Setup of the reference run:
==> flow/design.v (excerpt) <==
module stopwatch(clk, rst, btnS, btnR, sw, an, seg);
input clk;
input rst;
input btnS, btnR;
input [7:0] sw;
output reg [3:0] an;
output reg [7:0] seg;
reg [3:0] seg_value;
wire [3:0] seg3, seg2, seg1, seg0;
reg adj_sec;
reg adj;
reg digits_on;
wire one_hz_clk;
wire two_hz_clk;
wire segment_clk;
wire blink_clk;
wire debounce_clk;
wire one_hz_rise;
wire two_hz_rise;
wire segment_rise;
wire blink_rise;
wire debounce_rise;
reg [31:0] sec_counter;
reg [1:0] seg_index;
clock #(.start_time(0), .end_time(200)) my_one_hz_clk(.in(clk), .rst(rst), .out(one_hz_clk), .rise(one_hz_rise));
clock #(.start_time(0), .end_time(100)) my_two_hz_clk(.in(clk), .rst(rst), .out(two_hz_clk), .rise(two_hz_rise));
clock #(.start_time(0), .end_time(4)) my_segment_clk(.in(clk), .rst(rst), .out(segment_clk), .rise(segment_rise));
clock #(.start_time(0), .end_time(20)) my_blink_clk(.in(clk), .rst(rst), .out(blink_clk), .rise(blink_rise));
clock #(.start_time(0), .end_time(10)) my_debounce_clk(.in(clk), .rst(rst), .out(debounce_clk), .rise(debounce_rise));
wire [1:0] next_index = seg_index + 2'd1;
assign seg0 = (sec_counter % 60)  % 10;
assign seg1 = (sec_counter % 60)  / 10;
assign seg2 = (sec_counter / 60)  % 10;
assign seg3 = (sec_counter / 600) % 10;
always @(*) begin
    case (next_index)
        0: seg_value = (digits_on || ~sw[1]) ? seg0 : 10;
        1: seg_value = (digits_on || ~sw[1]) ? seg1 : 10;
        2: seg_value = (digits_on ||  sw[1]) ? seg2 : 10;
        default: seg_value = (digits_on ||  sw[1]) ? seg3 : 10;
    endcase
end
always @(posedge clk) begin
    if (rst) begin
        adj_sec   <= 1'b0;
        adj       <= 1'b0;
        seg_index <= 2'd0;
        an        <= 4'b1111;
        seg       <= 8'b11111111;
    end else if (segment_rise) begin
        adj_sec   <= sw[1];
        adj       <= sw[0];
        seg_index <= next_index;
        an        <= ~(4'b0001 << next_index);
        case (seg_value)
            0: seg <= ~8'b11111100;
            1: seg <= ~8'b01100000;
            2: seg <= ~8'b11011010;
  ...
Size: about 220 flip-flops, roughly 30000 sq um of cells after synthesis.
export LEC_CHECK = 0
export ABC_AREA = 0
export CAP_MARGIN = 0
export CELL_PAD_IN_SITES_DETAIL_PLACEMENT = 0
export CORE_ASPECT_RATIO = 0.88
export CORE_MARGIN = 2
export CORE_UTILIZATION = 72
export CTS_CLUSTER_DIAMETER = 276
export CTS_CLUSTER_SIZE = 43
export GPL_TIMING_DRIVEN = 1
export PLACE_DENSITY_LB_ADDON = 0.01
export SETUP_SLACK_MARGIN = 4.15
export SLEW_MARGIN = 5
export TNS_END_PERCENT = 100
create_clock -name core_clock -period 15.5 [get_ports {clk}]
run.sh (not shown) runs the stock make flow with config.mk's settings and CLKGATE_MAP_FILE=.
The reference run did not run to completion, as it errored out during detailed placement.
Relative to the reference run, the following input files were edited for the trial run:
==> flow/config.mk <==
export PLATFORM = sky130hd
export DESIGN_NAME = stopwatch
export DESIGN_NICKNAME = stopwatch
export VERILOG_FILES = /design/flow/design.v
export SDC_FILE = /design/flow/constraint.sdc
export NUM_CORES = 4
export LEC_CHECK = 0
export CAP_MARGIN = 20
export CORE_MARGIN = 2
export CORE_UTILIZATION = 40
export SLEW_MARGIN = 20
==> flow/constraint.sdc <==
create_clock -name core_clock -period 30.0 [get_ports {clk}]
set_input_delay 6.0000 -clock core_clock [delete_from_list [all_inputs] [get_ports {clk}]]
set_output_delay 6.0000 -clock core_clock [all_outputs]
set_load 0.01 [all_outputs]
Results
Between the reference run and the trial run, the flow reports final estimated routing congestion in global placement decreasing by more than 10%.
Between the reference run and the trial run, the number of distinct library cells after synthesis does not differ in any meaningful way.
Post-synthesis sequential element count essentially unchanged between the reference run and the trial run.
Summary — die area, the trial run relative to the reference run: higher, by 78%.
Horizontal die dimension, the trial run and the reference run, higher one = the trial run.
The trial run ended with every stage complete and zero timing, DRC or antenna violations.

---

== run 1 ==
Starting RTL as in the previous note.
==> flow/design.v (excerpt) <==
module stopwatch(clk, rst, btnS, btnR, sw, an, seg);
input clk;
input rst;
input btnS, btnR;
input [7:0] sw;
output reg [3:0] an;
output reg [7:0] seg;
reg [3:0] seg_value;
wire [3:0] seg3, seg2, seg1, seg0;
reg adj_sec;
reg adj;
reg digits_on;
wire one_hz_clk;
wire two_hz_clk;
wire segment_clk;
wire blink_clk;
wire debounce_clk;
wire one_hz_rise;
wire two_hz_rise;
wire segment_rise;
wire blink_rise;
wire debounce_rise;
reg [31:0] sec_counter;
reg [1:0] seg_index;
clock #(.start_time(0), .end_time(200)) my_one_hz_clk(.in(clk), .rst(rst), .out(one_hz_clk), .rise(one_hz_rise));
clock #(.start_time(0), .end_time(100)) my_two_hz_clk(.in(clk), .rst(rst), .out(two_hz_clk), .rise(two_hz_rise));
clock #(.start_time(0), .end_time(4)) my_segment_clk(.in(clk), .rst(rst), .out(segment_clk), .rise(segment_rise));
clock #(.start_time(0), .end_time(20)) my_blink_clk(.in(clk), .rst(rst), .out(blink_clk), .rise(blink_rise));
clock #(.start_time(0), .end_time(10)) my_debounce_clk(.in(clk), .rst(rst), .out(debounce_clk), .rise(debounce_rise));
wire [1:0] next_index = seg_index + 2'd1;
assign seg0 = (sec_counter % 60)  % 10;
assign seg1 = (sec_counter % 60)  / 10;
assign seg2 = (sec_counter / 60)  % 10;
assign seg3 = (sec_counter / 600) % 10;
always @(*) begin
    case (next_index)
  ...
clock: 11.7 ns
lec_check: 0
abc_area: 1
cap_margin: 20
core_aspect_ratio: 0.5
core_margin: 2
core_utilization: 72
cts_cluster_diameter: 345
cts_cluster_size: 96
place_density: 0.36
setup_slack_margin: -1.03
slew_margin: 20
tns_end_percent: 5
In the summary table, run 1 is marked failed, with error DPL-0033 raised in 3_5_place_dp.
Setup changes, run 1 to run 2
diff --git a/flow/config.mk b/flow/config.mk
--- a/flow/config.mk
+++ b/flow/config.mk
@@ -9,9 +9,7 @@
 export CAP_MARGIN = 20
-export CORE_ASPECT_RATIO = 0.5
 export CORE_MARGIN = 2
 export CORE_UTILIZATION = 72
-export CTS_CLUSTER_DIAMETER = 345
-export CTS_CLUSTER_SIZE = 96
-export PLACE_DENSITY = 0.36
-export SETUP_SLACK_MARGIN = -1.03
+export CTS_CLUSTER_DIAMETER = 148
+export CTS_CLUSTER_SIZE = 99
+export SETUP_SLACK_MARGIN = 3.77
 export SLEW_MARGIN = 20
==> flow/constraint.sdc <==
create_clock -name core_clock -period 15.5 [get_ports {clk}]
set_input_delay 3.1000 -clock core_clock [delete_from_list [all_inputs] [get_ports {clk}]]
set_output_delay 3.1000 -clock core_clock [all_outputs]
set_load 0.01 [all_outputs]
Run 2 got as far as 5_1_grt, where a tool error ended the run.
Run 1 -> run 2: weighted congestion at the end of routability-driven global placement decreased by more than 10%
Cmp run 2 vs run 1: number of standard-cell rows in the floorplan higher in run 2
Run 2 ended with more area of the placeable core than run 1.
As far as and-or/or-and share of the synthesized area goes, run 1 and run 2 are indistinguishable; the numbers are identical.
Changes observed in run 2 relative to run 1: top-level port count saw little to no change; share of synthesized area spent on multiplexers comparable; area figure in the yosys stat output barely changed; synthesized cell count held.
Relative to run 1, the vertical die dimension measured on run 2 has increased by more than a quarter.
Core utilization at floorplan for run 2: 0.76 points down relative to run 1
The inputs of run 3 differ from those of run 2 as listed below.
diff --git a/flow/config.mk b/flow/config.mk
--- a/flow/config.mk
+++ b/flow/config.mk
@@ -11,6 +11,6 @@
 export CORE_UTILIZATION = 72
-export CTS_CLUSTER_DIAMETER = 148
+export CTS_CLUSTER_DIAMETER = 192
 export CTS_CLUSTER_SIZE = 99
-export SETUP_SLACK_MARGIN = 3.77
+export PLACE_DENSITY = 0.4
+export SETUP_SLACK_MARGIN = -1.54
 export SLEW_MARGIN = 20
-export TNS_END_PERCENT = 5
--- outcome ---
- Run 3 never completed, since it errored out during 4_1_cts.
- Run 2 -> run 3: tally of buffers added on design ports delta 0, exact match
- As far as total cells reported by yosys after synthesis goes, run 3 and run 2 are indistinguishable; the numbers are identical.
- Run 3 against run 2: last weighted congestion value of the routability-driven placer up 2.4%, area enclosed by the die boundary level, chip area from the yosys synthesis statistics ~0 delta.
- On core footprint, run 3 tracks run 2 almost exactly.
- Delta (run 3 minus run 2): pre-CTS worst setup slack went down by 0.090 ns, area after detailed placement now sits at about the same level, detailed-placement wirelength estimate went down 1200 um, synthesized cell count saw little to no change.

---

Setup of build 98:
stopwatch again, from the RTL that the note above started with.
clock: 15.6 ns
lec_check: 0
abc_area: 1
cap_margin: 30
cell_pad_in_sites_detail_placement: 0
core_margin: 2
core_utilization: 72
cts_cluster_diameter: 276
cts_cluster_size: 71
gpl_timing_driven: 1
place_density_lb_addon: 0.19
setup_slack_margin: -1.3
slew_margin: 5
tns_end_percent: 85
Build 98 did not make it past clock tree synthesis (4_1_cts), where a tool error ended it.
> inputs changed (build 98 -> build 83)
- a change of CTS_CLUSTER_SIZE from 71 to 14
- a change of PLACE_DENSITY_LB_ADDON from 0.19 to 0.08
- a change of SETUP_SLACK_MARGIN from -1.3 to -0.33
- a change of SLEW_MARGIN from 5 to 20
- a change of CAP_MARGIN from 30 to 15
- a change of the clock period (ns, I/O delays scaled along) from 15.6 to 19.1
## What came out
[flow] build 83 | stages: complete | final checks: fail | reason: negative setup slack. As far as instance tally after logic synthesis goes, build 83 and build 98 are indistinguishable; the numbers are identical. Comparing build 83 and build 98, the higher number of placed instances, taps included is on build 98. Going from build 98 to build 83, last weighted congestion value of the routability-driven placer shrank by a few percent. Diff build 98 -> build 83: and-or/or-and share of the synthesized area level; area of the synthesized netlist per yosys stat closely matched the old numbers; die area saw little to no change; half-perimeter wire length after detailed placement now sits lower; share of synthesized cell area in full adder, half adder and majority cells was more or less identical. Post-place setup slack came out higher on build 83 than on build 98. Between build 83 and build 98, the number of buffers inserted by port buffering does not differ in any meaningful way.
[inputs] build 37 vs build 83
- changing CAP_MARGIN from 15 to 20
- removing TNS_END_PERCENT (formerly 85)
- changing CTS_CLUSTER_DIAMETER from 276 to 148
- changing SETUP_SLACK_MARGIN from -0.33 to -1.28
- removing CELL_PAD_IN_SITES_DETAIL_PLACEMENT (formerly 0)
- removing GPL_TIMING_DRIVEN (formerly 1)
- removing PLACE_DENSITY_LB_ADDON (formerly 0.08)
- changing CTS_CLUSTER_SIZE from 14 to 99
- changing the clock period (ns, I/O delays scaled along) from 19.1 to 15.5
--- outcome ---
Build 37 is listed as incomplete: the tool reported an error in clock tree synthesis (4_1_cts) and the run ended there. Compared with build 83, in build 37 number of placed instances with taps included higher; die area was more or less identical; synthesized cell count did not really move; global placer's final weighted congestion picked up an extra 0.048; synthesized area was more or less identical.
Inputs modified between build 37 and build 72:
- a deleted ABC_AREA that had been 1
- a deleted SETUP_SLACK_MARGIN that had been -1.28
- a deleted CTS_CLUSTER_DIAMETER that had been 148
- a change of CORE_UTILIZATION from 72 to 40
- a deleted CTS_CLUSTER_SIZE that had been 99
- a change of the clock period (ns, I/O delays scaled along) from 15.5 to 27.9
[summary]
Build 72: PASS, flow complete, no timing, DRC or antenna violations
The run showing the greater die size is build 72.
The higher register area share after synthesis of build 72 and build 37 is in build 37.
Of the two values seen for largest family of logic cells by area, AND-OR/OR-AND gates was produced by build 72 and simple AND/OR/NAND/NOR gates by build 37.
Diff build 72 and build 37: multiplexer area fraction after synthesis higher in build 72
Looking at synthesized cell count, build 72 sits above build 37.
Number of library cell types mapped by synthesis on build 72 is up relative to build 37.
For build 68, these inputs were changed with respect to build 72:
- CORE_UTILIZATION now 66, was 40
- CORE_ASPECT_RATIO now 1.81, previously not set
- MAX_ROUTING_LAYER now met4, previously not set
- the clock period (ns, I/O delays scaled along) now 19.0, was 27.9
==> comparison <==
Build 68 got as far as global routing (5_1_grt), where a tool error ended the run.
Compared with build 72, build 68 shows a lower x dimension of the die.
Chip height went up by a few percent going from build 72 to build 68.
Changes in build 22 relative to build 68:
- CORE_ASPECT_RATIO removed (was 1.81)
- MAX_ROUTING_LAYER removed (was met4)
- CORE_UTILIZATION changed from 66 to 72
- ABC_AREA newly set to 1
- the clock period (ns, I/O delays scaled along) changed from 19.0 to 30.2
Notes after the runs:
Build 22 completed end to end with timing, DRC and antenna clean.
In build 22, floorplan utilization is higher than in build 68.
Against build 68, die area in build 22 came out better.
Note that the height of the die recorded for build 22 amounts to 0.67 times the value seen in build 68.
Build 22 vs build 68, synthesized cell count went down by about 1.4%.
